==> inputs of run a <==
// battleship
module battleship(
input wire clk,
input wire rst,  
input wire ARDUINO_A0,    
input wire ARDUINO_A1,    
input wire ARDUINO_A2,    
input wire ARDUINO_A3,    
output reg ARDUINO_IO0,   
output reg ARDUINO_IO1,   
output reg ARDUINO_IO2,   
output reg ARDUINO_IO6,   
output reg ARDUINO_IO7,   
output reg ARDUINO_IO8,   
output reg ARDUINO_IO9,   
output reg ARDUINO_IO10,  
output reg ARDUINO_IO11,  
output reg ARDUINO_A4,  
output reg ARDUINO_A5,  
output reg PMOD1_D0_P,  
output reg PMOD1_D0_N,  
output reg PMOD1_D1_P,  
output reg PMOD1_D1_N,  
output reg PMOD1_D2_P,  
output reg PMOD1_D2_N,  
output reg PMOD2_D0_P,  
output reg PMOD2_D0_N,  
output reg PMOD2_D1_P,  
output reg PMOD2_D2_P,  
output reg PMOD2_D2_N,  
output reg PMOD2_D3_P,  
output reg ARDUINO_IO3,   
output reg ARDUINO_IO4,   
output reg ARDUINO_IO5    
);
clock: 6.47 ns
lec_check: 0
abc_area: 1
cap_margin: 35
cell_pad_in_sites_global_placement: 2
core_aspect_ratio: 1.86
core_margin: 7
core_utilization: 19
cts_cluster_size: 79
place_density_lb_addon: 0.18
setup_slack_margin: 0.36
slew_margin: 20
tns_end_percent: 90
run.sh (not shown) runs the stock make flow with config.mk's settings and CLKGATE_MAP_FILE=.
==> inputs of run b, as changes to run a <==
- CAP_MARGIN: 35 -> 40
- CELL_PAD_IN_SITES_GLOBAL_PLACEMENT: 2 -> unset
- CORE_ASPECT_RATIO: 1.86 -> unset
- CORE_MARGIN: 7 -> 2
- CORE_UTILIZATION: 19 -> 72
- CTS_CLUSTER_DIAMETER: unset -> 81
- CTS_CLUSTER_SIZE: 79 -> unset
- PLACE_DENSITY: unset -> 0.35
- PLACE_DENSITY_LB_ADDON: 0.18 -> unset
- SETUP_SLACK_MARGIN: 0.36 -> unset
- TNS_END_PERCENT: 90 -> unset
==> flow/constraint.sdc (replaced) <==
create_clock -name core_clock -period 2.99 [get_ports {clk}]
set_input_delay 0.5980 -clock core_clock [delete_from_list [all_inputs] [get_ports {clk}]]
set_output_delay 0.5980 -clock core_clock [all_outputs]
set_load 0.01 [all_outputs]
==> comparison table <==
|  | run a | run b |
|---|---|---|
| Met1 routed wirelength after detailed routing | 12,900 um | 10,700 um |
| PnR worst setup slack | 2700 ps | -145 ps |
| Critical Path AT | 4110 ps | 3460 ps |
| Final-layout non-clock buffer area share | 0.0288 | 0.0545 |
| Average wire length per cell after detail routing | 15.6 um | 15.8 um |
| P&R area growth vs syn | 16.0% | 15.8% |
| Tool warnings | 46 | 50 |
| Result of the run | timing/DRC/antenna clean | complete, but fails checks |
| Reasons for failing layout checks | - | negative setup slack |
| Overall track demand over capacity in global routing | 0.116 | 0.364 |
| Number of rows created at floorplan | 116 | 43 |
| Flop2flop setup slack | 2700 ps | -140 ps |
| Worst skew pair latency | 460 ps | 440 ps |
| GR Util met1 | 0.110 | 0.421 |
| Via count of the first global-routing pass | 9,680 | 9,753 |
| Layout buffer count excluding clock buffers | 37 | 76 |
| Clk tree area frac | 0.0453 | 0.0505 |
| Reported net switching power | 0.569 mW | 1.19 mW |
| Setup repair after global routing missed its margin | false | true |
| Final cell count without fillers | 2,261 | 1,772 |
| Max stage delay on crit path | 720 ps | 670 ps |
| Via/cell ratio | 4.19 | 5.97 |
| Crit path max-delay cell type | fa_1 | fa_2 |
| Power Sequential | 1.20 mW | 2.61 mW |
| Placed Instance Area | 11,500 um^2 | 11,100 um^2 |
| Flop area | 3940 um^2 | 3950 um^2 |
| Via count of the routed design | 9,472 | 10.6k |

==> run K <==
battleship again, from the RTL that the note above started with.
Design battleship, start of the top module:
module battleship(
input wire clk,
input wire rst,  
input wire ARDUINO_A0,    
input wire ARDUINO_A1,    
input wire ARDUINO_A2,    
input wire ARDUINO_A3,    
output reg ARDUINO_IO0,   
output reg ARDUINO_IO1,   
output reg ARDUINO_IO2,   
output reg ARDUINO_IO6,   
output reg ARDUINO_IO7,   
output reg ARDUINO_IO8,   
output reg ARDUINO_IO9,   
output reg ARDUINO_IO10,  
output reg ARDUINO_IO11,  
output reg ARDUINO_A4,  
output reg ARDUINO_A5,  
output reg PMOD1_D0_P,  
output reg PMOD1_D0_N,  
output reg PMOD1_D1_P,  
output reg PMOD1_D1_N,  
output reg PMOD1_D2_P,  
output reg PMOD1_D2_N,  
output reg PMOD2_D0_P,  
output reg PMOD2_D0_N,  
output reg PMOD2_D1_P,  
output reg PMOD2_D2_P,  
output reg PMOD2_D2_N,  
output reg PMOD2_D3_P,  
output reg ARDUINO_IO3,   
output reg ARDUINO_IO4,   
output reg ARDUINO_IO5    
);
Settings: LEC_CHECK=0, ABC_AREA=1, CAP_MARGIN=20, CORE_ASPECT_RATIO=1.46, CORE_MARGIN=2, CORE_UTILIZATION=72, CTS_CLUSTER_SIZE=10, SETUP_SLACK_MARGIN=0.69, SLEW_MARGIN=20; clock period 3.04 ns.
==> run X (differences from run K) <==
--- a/flow/config.mk
+++ b/flow/config.mk
@@ -9,7 +9,4 @@
 export CAP_MARGIN = 20
-export CORE_ASPECT_RATIO = 1.46
 export CORE_MARGIN = 2
-export CORE_UTILIZATION = 72
-export CTS_CLUSTER_SIZE = 10
-export SETUP_SLACK_MARGIN = 0.69
+export CORE_UTILIZATION = 63
 export SLEW_MARGIN = 20
==> flow/constraint.sdc (replaced) <==
create_clock -name core_clock -period 3.28 [get_ports {clk}]
set_input_delay 0.6560 -clock core_clock [delete_from_list [all_inputs] [get_ports {clk}]]
set_output_delay 0.6560 -clock core_clock [all_outputs]
set_load 0.01 [all_outputs]
==> run E (differences from run K) <==
--- a/flow/config.mk
+++ b/flow/config.mk
@@ -9,7 +9,6 @@
 export CAP_MARGIN = 20
-export CORE_ASPECT_RATIO = 1.46
+export CORE_ASPECT_RATIO = 1.86
 export CORE_MARGIN = 2
-export CORE_UTILIZATION = 72
-export CTS_CLUSTER_SIZE = 10
-export SETUP_SLACK_MARGIN = 0.69
+export CORE_UTILIZATION = 65
 export SLEW_MARGIN = 20
+export TNS_END_PERCENT = 90
==> flow/constraint.sdc (replaced) <==
create_clock -name core_clock -period 5.0 [get_ports {clk}]
set_input_delay 1.0000 -clock core_clock [delete_from_list [all_inputs] [get_ports {clk}]]
set_output_delay 1.0000 -clock core_clock [all_outputs]
set_load 0.01 [all_outputs]
==> run D (differences from run K) <==
--- a/flow/config.mk
+++ b/flow/config.mk
@@ -9,7 +9,6 @@
 export CAP_MARGIN = 20
-export CORE_ASPECT_RATIO = 1.46
 export CORE_MARGIN = 2
 export CORE_UTILIZATION = 72
-export CTS_CLUSTER_SIZE = 10
-export SETUP_SLACK_MARGIN = 0.69
+export CTS_CLUSTER_DIAMETER = 393
+export CTS_CLUSTER_SIZE = 98
 export SLEW_MARGIN = 20
==> flow/constraint.sdc (replaced) <==
create_clock -name core_clock -period 2.91 [get_ports {clk}]
set_input_delay 0.5820 -clock core_clock [delete_from_list [all_inputs] [get_ports {clk}]]
set_output_delay 0.5820 -clock core_clock [all_outputs]
set_load 0.01 [all_outputs]
==> impl_metrics.ini <==
; synthesis and place-and-route metrics
[pwr]
power-per-cell-area_nw_per_um2 = 384.4

[worst_setup_path]
critPathLaunch = inputRow[1]$_DFF_P_
r2r_end = gameLogicState[3]$_SDFFE_PP0P_

[timing]
finalSetupViolCount = 37
final.setup.worst_slack_ps = -313.4

[status]
check-failures = negative setup slack
status = finished with violations

[global_route]
largest_net_degree_at_the_start_of_global_routing = 46

[routing]
routed_via_density = 6.984

[finish]
area.share.combinational = 0.4732
postLayoutCoreUtil = 0.9296

[placed_design]
placed_cells = 1727
# the run above: run K

==> impl_metrics.ini <==
; synthesis and place-and-route metrics
[status]
status = complete, no violations

[timing]
hold_violations = 0
finalSetupViolCount = 0

[pwr]
power-per-cell-area_nw_per_um2 = 261.9
power.net_switching_mw = 0.6941

[placed_design]
placed_cells = 1712

[finish]
area.share.combinational = 0.4702
postLayoutCoreUtil = 0.7237

[worst_setup_path]
critPathLaunch = inputRow[2]$_DFF_P_
r2r_end = gameLogicState[3]$_SDFFE_PP0P_

[global_route]
largest_net_degree_at_the_start_of_global_routing = 47

[routing]
routed_via_density = 5.654
# the run above: run E

==> impl_metrics.ini <==
; synthesis and place-and-route metrics
[global_route]
largest_net_degree_at_the_start_of_global_routing = 32

[status]
status = finished with violations
check-failures = negative setup slack

[worst_setup_path]
r2r_end = gameLogicState[2]$_SDFFE_PP0P_
critPathLaunch = inputRow[2]$_DFF_P_

[timing]
final.setup.worst_slack_ps = -204.0
finalSetupViolCount = 38

[finish]
postLayoutCoreUtil = 0.8694
area.share.combinational = 0.4683

[routing]
routed_via_density = 5.960
# the run above: run D

==> impl_metrics.ini <==
; synthesis and place-and-route metrics
[synth]
yosys-mux-area-fraction = 0
mean_instance_size_in_the_synthesized_netlist_um2 = 6.877

[timing]
finalSetupViolCount = 0
timing_max_transition_violations_final = 0
final.setup.worst_slack_ps = 195.4

[status]
status = complete, no violations

[job]
tool_warnings = 48

[worst_setup_path]
critPathLaunch = inputRow[1]$_DFF_P_
r2r_end = playerOneSHIPSBoard[0][0]$_SDFFE_PP0P_

[finish]
area.share.combinational = 0.4653
postLayoutCoreUtil = 0.7269
multiInputGateArea_um2 = 5411

[placed_design]
placed_cells = 1748

[global_route]
largest_net_degree_at_the_start_of_global_routing = 46

[pwr]
power-per-cell-area_nw_per_um2 = 390.5

[routing]
routed_via_density = 5.532
met2_wirelength_um = 11910

[hold_path]
timing.hold.worst_endpoint = gameLogicState[5]$_SDFFE_PP0P_
# the run above: run X

Power and IR drop assume default switching activity.
